rev 12:
// alu
module alu #(
    parameter INST_W = 4,
    parameter INT_W  = 6,
    parameter FRAC_W = 10,
    parameter DATA_W = INT_W + FRAC_W
)(
    input                      i_clk,
    input                      i_rst_n,
    input                      i_in_valid,
    output                     o_busy,
    input         [INST_W-1:0] i_inst,
    input  signed [DATA_W-1:0] i_data_a,
    input  signed [DATA_W-1:0] i_data_b,
    output                     o_out_valid,
    output        [DATA_W-1:0] o_data
);
localparam IDLE = 3'b000;
localparam INPUT = 3'b001;
localparam COMPUTE = 3'b010;
localparam TEMP = 3'b011; 
localparam OUTPUT = 3'b100;
reg o_busy_in ;
reg out_valid_in;
reg signed [DATA_W-1:0] i_A, i_B, nxt_i_A, nxt_i_B;
reg [INST_W-1:0] inst, nxt_inst;
reg signed [DATA_W-1:0] out1, nxt_out1;
reg [2:0] state, nxt_state;
reg       busy, nxt_busy;
reg       valid, nxt_valid;
reg signed [DATA_W:0] add, sub;
reg signed [2*DATA_W-1 :0] mul, nxt_mul;
reg signed [22:0] mul_part, sat_mul;
reg signed [22:0] round_mul;
reg signed  [2*DATA_W - 1:0] left, part_left;
reg [DATA_W - 1:0] revermatch; 
reg signed [DATA_W+3:0] data_acc [0:DATA_W-1], nxt_data_acc [0:DATA_W-1];
reg signed [20:0] temp_data_acc;
wire [3:0] index ;
reg flag ;
reg signed [15:0] mul_temp;
reg signed [45:0] soft_mul;
reg signed [15:0] soft_test;
reg signed [15:0] soft_neg; 
reg [15:0] val16;
reg [7:0] val8;
reg [3:0] val4;
reg [4:0] result;
assign o_data = out1;
assign index  = i_A[3:0];  
assign o_busy = o_busy_in;
assign o_out_valid = out_valid_in;
always @(*) begin
  ...
Size in the first run: ~7600 cells after synthesis, roughly 380 flip-flops, about 57 I/O pins, ~54000 um2 of cells after synthesis.
make LEC_CHECK=0 ABC_AREA=1 CAP_MARGIN=20 CORE_MARGIN=2 CORE_UTILIZATION=68 CTS_CLUSTER_SIZE=99 SLEW_MARGIN=20 TNS_END_PERCENT=10 finish   # period 6.21 ns
run.sh (not shown) runs the stock make flow with config.mk's settings and CLKGATE_MAP_FILE=.
Rev 12: it failed with a tool error in global routing (5_1_grt), so there are no final results.
### rev 12 -> rev 13
--- a/flow/config.mk
+++ b/flow/config.mk
@@ -6,9 +6,8 @@
 export NUM_CORES = 4
 export LEC_CHECK = 0
-export ABC_AREA = 1
-export CAP_MARGIN = 20
+export CAP_MARGIN = 10
 export CORE_MARGIN = 2
-export CORE_UTILIZATION = 68
-export CTS_CLUSTER_SIZE = 99
+export CORE_UTILIZATION = 72
+export CTS_CLUSTER_SIZE = 97
 export SLEW_MARGIN = 20
-export TNS_END_PERCENT = 10
+export TNS_END_PERCENT = 5
==> flow/constraint.sdc <==
create_clock -name core_clock -period 5.36 [get_ports {i_clk}]
set_input_delay 1.0720 -clock core_clock [delete_from_list [all_inputs] [get_ports {i_clk}]]
set_output_delay 1.0720 -clock core_clock [all_outputs]
set_load 0.01 [all_outputs]
## What came out
Rev 13: it failed with a tool error in global routing (5_1_grt), so there are no final results. Compared with rev 12, rev 13 shows area of the placeable core lower by about 17%. Of the two candidates, rev 12 has the worse cell area after synthesis and rev 13 the better one. Number of buffers inserted by post-CTS setup repair (rev 13 over rev 12): increase, about 60%. Per the comparison of rev 13 with rev 12, number of nets at floorplan went down 2193; share of the core filled by cells before placement went up 4.0 points.

## build 68
The RTL this note starts from:
==> flow/design.v <==
module alu #(
    parameter INST_W = 4,
    parameter INT_W  = 6,
    parameter FRAC_W = 10,
    parameter DATA_W = INT_W + FRAC_W
)(
    input                      i_clk,
    input                      i_rst_n,
    input                      i_in_valid,
    output                     o_busy,
    input         [INST_W-1:0] i_inst,
    input  signed [DATA_W-1:0] i_data_a,
    input  signed [DATA_W-1:0] i_data_b,
    output                     o_out_valid,
    output        [DATA_W-1:0] o_data
);
localparam IDLE = 3'b000;
localparam INPUT = 3'b001;
localparam COMPUTE = 3'b010;
localparam TEMP = 3'b011; 
localparam OUTPUT = 3'b100;
reg o_busy_in ;
reg out_valid_in;
reg signed [DATA_W-1:0] i_A, i_B, nxt_i_A, nxt_i_B;
reg [INST_W-1:0] inst, nxt_inst;
reg signed [DATA_W-1:0] out1, nxt_out1;
reg [2:0] state, nxt_state;
reg       busy, nxt_busy;
reg       valid, nxt_valid;
reg signed [DATA_W:0] add, sub;
reg signed [2*DATA_W-1 :0] mul, nxt_mul;
reg signed [22:0] mul_part, sat_mul;
reg signed [22:0] round_mul;
reg signed  [2*DATA_W - 1:0] left, part_left;
reg [DATA_W - 1:0] revermatch; 
reg signed [DATA_W+3:0] data_acc [0:DATA_W-1], nxt_data_acc [0:DATA_W-1];
reg signed [20:0] temp_data_acc;
wire [3:0] index ;
reg flag ;
reg signed [15:0] mul_temp;
reg signed [45:0] soft_mul;
reg signed [15:0] soft_test;
reg signed [15:0] soft_neg; 
reg [15:0] val16;
reg [7:0] val8;
reg [3:0] val4;
reg [4:0] result;
assign o_data = out1;
assign index  = i_A[3:0];  
assign o_busy = o_busy_in;
assign o_out_valid = out_valid_in;
always @(*) begin
    if (state == COMPUTE) begin
        flag = 1'b1;
    end
    else flag = 1'b0;
end
always @(*) begin
    case (state)
        IDLE:begin
            nxt_state = INPUT;
        end 
        INPUT:begin
            if (i_in_valid) begin
                nxt_state = COMPUTE;
            end
            else nxt_state = state;
        end
        COMPUTE:begin
            nxt_state = TEMP;
        end
        TEMP:begin
            nxt_state = OUTPUT;
        end
        OUTPUT:begin
            nxt_state = IDLE;
        end
        default: nxt_state = state;
    endcase
end
always @(*) begin
    case (state)
        INPUT:begin
        if (i_in_valid) begin
            nxt_i_A = i_data_a;
            nxt_i_B = i_data_b;
            nxt_inst = i_inst;
        end
        else begin
            nxt_i_A = i_A;
            nxt_i_B = i_B;
            nxt_inst = inst;
        end
        end 
        default: begin
            nxt_i_A = i_A;
            nxt_i_B = i_B;
            nxt_inst = inst;
        end
    endcase
end
always @(*) begin
    if (state == OUTPUT) begin
        out_valid_in = 1'b1;  
    end
    else out_valid_in = 1'b0;  
end
always @(*) begin
    if (state == INPUT) begin
        o_busy_in = 1'b0;
    end
    else o_busy_in = 1'b1;
end
integer i;
always @(*) begin
    for(i=0;i<DATA_W;i=i+1)begin
    nxt_data_acc[i] = data_acc[i];
    end
    add = 0; sub = 0; mul = 0; mul_part = 0; round_mul = 0; sat_mul = 0;
    temp_data_acc = 0; soft_mul = 0; soft_test = 0; soft_neg = 0;
    left = 0; part_left = 0; result = 0; val16 = 0; val8 = 0; val4 = 0;
    case (inst)
        0: begin
            add = i_A + i_B;
            nxt_out1 = (!add[DATA_W] && add[DATA_W - 1]) ? 16'b0111_1111_1111_1111 :
                      (add[DATA_W] && !add[DATA_W - 1]) ? 16'b1000_0000_0000_0000 : add[DATA_W-1:0];
        end
        1:begin
            sub = i_A - i_B;
            nxt_out1 = (!sub[DATA_W] && sub[DATA_W - 1]) ?  16'b0111_1111_1111_1111 : 
                      (sub[DATA_W] && !sub[DATA_W - 1]) ?  16'b1000_0000_0000_0000 : sub[DATA_W-1:0];
        end
        2:begin
            mul = i_A*i_B;  
            mul_part = mul[2*DATA_W-1:9]; 
            if(mul_part[0] == 1'b1)begin
                round_mul = mul_part + 1'b1;
            end
            else begin
                round_mul = mul_part ;
            end
            sat_mul = (!round_mul[22] && (round_mul[21:11]> 11'b000_0001_1111)) ? 23'b011_1111_1111_1111_1111_1111 :  
                      (round_mul[22]  && (round_mul[21:11]< 11'b111_1110_0000)) ? 23'b100_0000_0000_0000_0000_0000 : round_mul;
            if ((sat_mul == 23'b011_1111_1111_1111_1111_1111) || (sat_mul == 23'b100_0000_0000_0000_0000_0000)) begin
                nxt_out1 = sat_mul[22:7];
            end
            else nxt_out1 = sat_mul[16:1];
        end
        3:begin
            if (flag == 1'b1) begin
            temp_data_acc = data_acc[index] + i_B;
            nxt_data_acc[index] = temp_data_acc[19:0]; 
            end
            else nxt_data_acc[index] = data_acc[index];
            nxt_out1 = (!data_acc[index][DATA_W+3] && (data_acc[index][19:10]>10'b00_0001_1111))? 16'b0111_1111_1111_1111 :
                       (data_acc[index][DATA_W+3]  && (data_acc[index][19:10]<10'b11_1110_0000)) ? 16'b1000_0000_0000_0000 : data_acc[index][DATA_W-1:0];
        end
        4:begin  
            if(!i_A[DATA_W-1] &&  i_A[14:10]>=5'b00010) soft_mul = {6'b0,i_A,24'b0};  
            else if (!i_A[DATA_W-1] && i_A[15:10]>=5'b0) begin   
                    soft_mul = ((i_A<<<1'b1) + 16'b0000_1000_0000_0000)*(30'b000000_01010101010101_0101_010101);
            end
            else if (i_A[15:10] == 6'b111111) begin    
                soft_test = i_A + 16'b0000_1000_0000_0000;
                soft_mul = (soft_test)*(30'b000000_01010101010101_0101_010101);
            end
            else if (i_A[15:10] == 6'b111110) begin
                soft_neg = (i_A<<<1'b1) + 16'b0001_0100_0000_0000;
                soft_mul = soft_neg*(30'b000000_000111000111000111_000111);
            end
            else if (i_A[15:10] == 6'b111101) begin
                soft_neg = (i_A + 16'b0000_1100_0000_0000);
                soft_mul = soft_neg*(30'b000000_000111000111000111_000111);
            end
            else soft_mul = 46'b0;
            nxt_out1 = ((soft_mul != 46'b01_1111_1111_1111_1111_1111_1111_1111_1111_1111_1111_1111) || (soft_mul != 46'b10_0000_0000_0000_0000_0000_0000_0000_0000_0000_0000_0000)) && (soft_mul[23] == 1'b1)?
                      soft_mul[DATA_W+23:24] + 1'b1:
                      ((soft_mul != 46'b01_1111_1111_1111_1111_1111_1111_1111_1111_1111_1111_1111) || (soft_mul != 46'b10_0000_0000_0000_0000_0000_0000_0000_0000_0000_0000_0000)) && (soft_mul[23] == 1'b0)?
                      soft_mul[DATA_W+23:24]:soft_mul[39:24];
        end
        5:begin   
            nxt_out1 = i_A ^ i_B;
        end
        6:begin   
            nxt_out1 = i_A >>> i_B;
        end
        7:begin   
            left = {i_A,i_A};
            part_left = left << i_B;
            nxt_out1 = part_left[2*DATA_W-1:DATA_W];
        end
        8:begin   
            result[4] = (i_A[15:0] == 16'b0) ? 1 : 0;
            val16     = (result[4]) ? 16'b1111_1111_1111_1111 : i_A;
            result[3] = (val16[15:8] == 8'b0) ? 1 : 0;
            val8      = (result[3]) ? val16[7:0] : val16[15:8];
            result[2] = (val8[7:4] == 4'b0) ? 1 : 0;
            val4      = (result[2]) ? val8[3:0] : val8[7:4];
            result[1] = (val4[3:2] == 2'b0) ? 1 : 0;
            result[0] = (result[1]) ? ~val4[1] : ~val4[3];
            nxt_out1 = {11'b0,result};
        end
        9:begin   
            nxt_out1[0] = (i_A[3:0] == i_B[15:12])  ? 1'b1 : 1'b0;
            nxt_out1[1] = (i_A[4:1] == i_B[14:11])  ? 1'b1 : 1'b0;
            nxt_out1[2] = (i_A[5:2] == i_B[13:10])  ? 1'b1 : 1'b0;
            nxt_out1[3] = (i_A[6:3] == i_B[12:9])   ? 1'b1 : 1'b0;
            nxt_out1[4] = (i_A[7:4] == i_B[11:8])   ? 1'b1 : 1'b0;
            nxt_out1[5] = (i_A[8:5] == i_B[10:7])   ? 1'b1 : 1'b0;
            nxt_out1[6] = (i_A[9:6] == i_B[9:6])    ? 1'b1 : 1'b0;
            nxt_out1[7] = (i_A[10:7] == i_B[8:5])   ? 1'b1 : 1'b0;
            nxt_out1[8] = (i_A[11:8] == i_B[7:4])   ? 1'b1 : 1'b0;
            nxt_out1[9] = (i_A[12:9] == i_B[6:3])   ? 1'b1 : 1'b0;
            nxt_out1[10] = (i_A[13:10] == i_B[5:2]) ? 1'b1 : 1'b0;
            nxt_out1[11] = (i_A[14:11] == i_B[4:1]) ? 1'b1 : 1'b0;
            nxt_out1[12] = (i_A[15:12] == i_B[3:0]) ? 1'b1 : 1'b0;
            nxt_out1[15:13] = 3'b000;
            end
        default: begin 
            nxt_out1 = out1;
        end
    endcase
end
    always @(posedge i_clk or negedge i_rst_n) begin
        if (!i_rst_n) begin
            out1 <= 0;
            i_A <= 0;
            i_B <= 0;
            state <= 0;
            inst <= 0;
            for ( i=0 ;i<DATA_W ;i=i+1) begin
                data_acc[i] <= 0;
            end
        end
        else begin
            out1 <= nxt_out1;
            i_A <= nxt_i_A;
            i_B <= nxt_i_B;
            state <= nxt_state;
            inst <= nxt_inst;
            for ( i=0 ;i<DATA_W ;i=i+1) begin
                data_acc[i] <= nxt_data_acc[i];
            end
        end
    end
endmodule
Settings: LEC_CHECK=0, ABC_AREA=1, CAP_MARGIN=5, CORE_MARGIN=2, CORE_UTILIZATION=71, CTS_CLUSTER_DIAMETER=306, SETUP_SLACK_MARGIN=-0.43, SLEW_MARGIN=20; clock period 7.72 ns.
Ran to the end and failed final checks on setup timing: build 68.
Here is what was changed in the inputs of build 29 compared with build 68.
Settings: CORE_UTILIZATION now 72, was 71; ABC_AREA no longer set, was 1; SETUP_SLACK_MARGIN now -0.11, was -0.43; CAP_MARGIN now 20, was 5; CTS_CLUSTER_DIAMETER no longer set, was 306; HOLD_SLACK_MARGIN now -0.09, previously not set; the clock period (ns, I/O delays scaled along) now 7.82, was 7.72.
==> results <==
Build 29 vs build 68 — layout inverter count without the clock tree dropped by more than a quarter. Number of cells traversed by the worst register-to-register path of build 29 falls short of that of build 68 by more than 10%. In build 29 the data required time at the worst endpoint turned out 0.09 ns higher than in build 68. Build 29 -> stages 100% | layout checks FAIL | setup timing. Compared with build 68, build 29 shows a lower final area. Going from build 68 to build 29, post-CTS repair timing setup buffer count increased 11; net count of the finished layout decreased 21%; yosys synthesis chip area decreased 0.0064 mm^2; post-synthesis cell count decreased 29%. Per the comparison of build 29 with build 68, number of resized instances in the post-cts repair step increased 51, initial core utilization increased 1.2 points, violation count after the first detailed-route iteration increased 5.1%.
diff inputs: build 29 => build 28
Settings: clearing HOLD_SLACK_MARGIN, which used to be -0.09; clearing SETUP_SLACK_MARGIN, which used to be -0.11; swapping 72 for 40 in CORE_UTILIZATION; swapping 7.82 for 10.0 in the clock period (ns, I/O delays scaled along).
--- outcome ---
- Number of inserted diodes: build 28 lower than build 29
- Compared with build 29, build 28 shows a higher combinational share of cell area.
- The higher layout overhead on the synthesized area came out of build 29.
- Of build 29 and build 28, just one finished clean: build 28.
- Build 28 against build 29; via count of the first global-routing pass is down by more than 10%.
- Build 28 against build 29: cell count +about 3.3%, clock-buffer cell count -8.5%.
- Build 28 -> build 29: clock-pin slew on the worst setup and hold paths flat
- In the flow results for build 28 and build 29, the overall chip area is smaller on build 29.
Edits applied to the flow inputs when going from build 28 to build 59:
Settings: CELL_PAD_IN_SITES_GLOBAL_PLACEMENT now 3, previously not set; ABC_AREA now 1, previously not set; CORE_ASPECT_RATIO now 0.56, previously not set.
Looking at number of logic stages on the critical path including buffering, build 59 sits 17 above build 28.
Count of plain and timing-repair buffers ended up 7 lower on build 59 than on build 28.
Compared with build 28, in build 59 delay contributed by the slowest stage of the critical path saw a decrease, final-layout fill cell count increased by about 22% relative to the old numbers, overall routed net length went up by about 40%.
Reported for build 59 and build 28, max-capacitance violation count turned out identical to the last digit.
For build 23, these inputs were changed with respect to build 59:
Settings: a deleted CORE_ASPECT_RATIO that had been 0.56; a change of CORE_UTILIZATION from 40 to 71; an added CTS_CLUSTER_DIAMETER of 245; a deleted CELL_PAD_IN_SITES_GLOBAL_PLACEMENT that had been 3; an added SETUP_SLACK_MARGIN of -0.43; a change of CAP_MARGIN from 20 to 5; a change of the clock period (ns, I/O delays scaled along) from 10.0 to 7.72.
Results
- From the logs: build 23 reached the end of the flow and failed the layout checks with setup timing.
- Against build 59, the final cell area of build 23 is higher.
- Side by side, clock buffer count in the final layout turned out higher in build 23 than in build 59.
- | maximum clock frequency | build 23 vs build 59 | about 10% higher |
- Across both runs, smallest setup slack after layout was lower for build 23 than for build 59.
- Summary of build 23 over build 59: first-pass GRT wire length fell 12%.
- When build 23 is measured against build 59, its per-cell via count in the routed design turns out about 16% higher.
- The run showing the greater area of the die is build 59.
- Compared with build 59, build 23 shows a core utilization that is 34 points higher.
- Compare build 23 and build 59 | data required time at the worst endpoint higher: build 59
Input changes introduced in build 63 (baseline for comparison: build 23):
Settings: CAP_MARGIN now 20, was 5; SETUP_SLACK_MARGIN now 0.67, was -0.43; CTS_CLUSTER_DIAMETER now 200, was 245; PLACE_DENSITY now 0.42, previously not set; CORE_UTILIZATION now 72, was 71; CTS_CLUSTER_SIZE now 15, previously not set; the clock period (ns, I/O delays scaled along) now 2.75, was 7.72.
### Flow results
- Measured against each other, build 23 and build 63 differ in number of core rows, the lower figure coming from build 63.
- Build 63 did not make it past global routing, where a tool error ended it.
- From build 23 to build 63 the numbers moved as follows: total cell area at the placement stage climbed 18%, die height lost 0.69%, worst-case setup slack after placement shows a reduction of 4.83 ns.
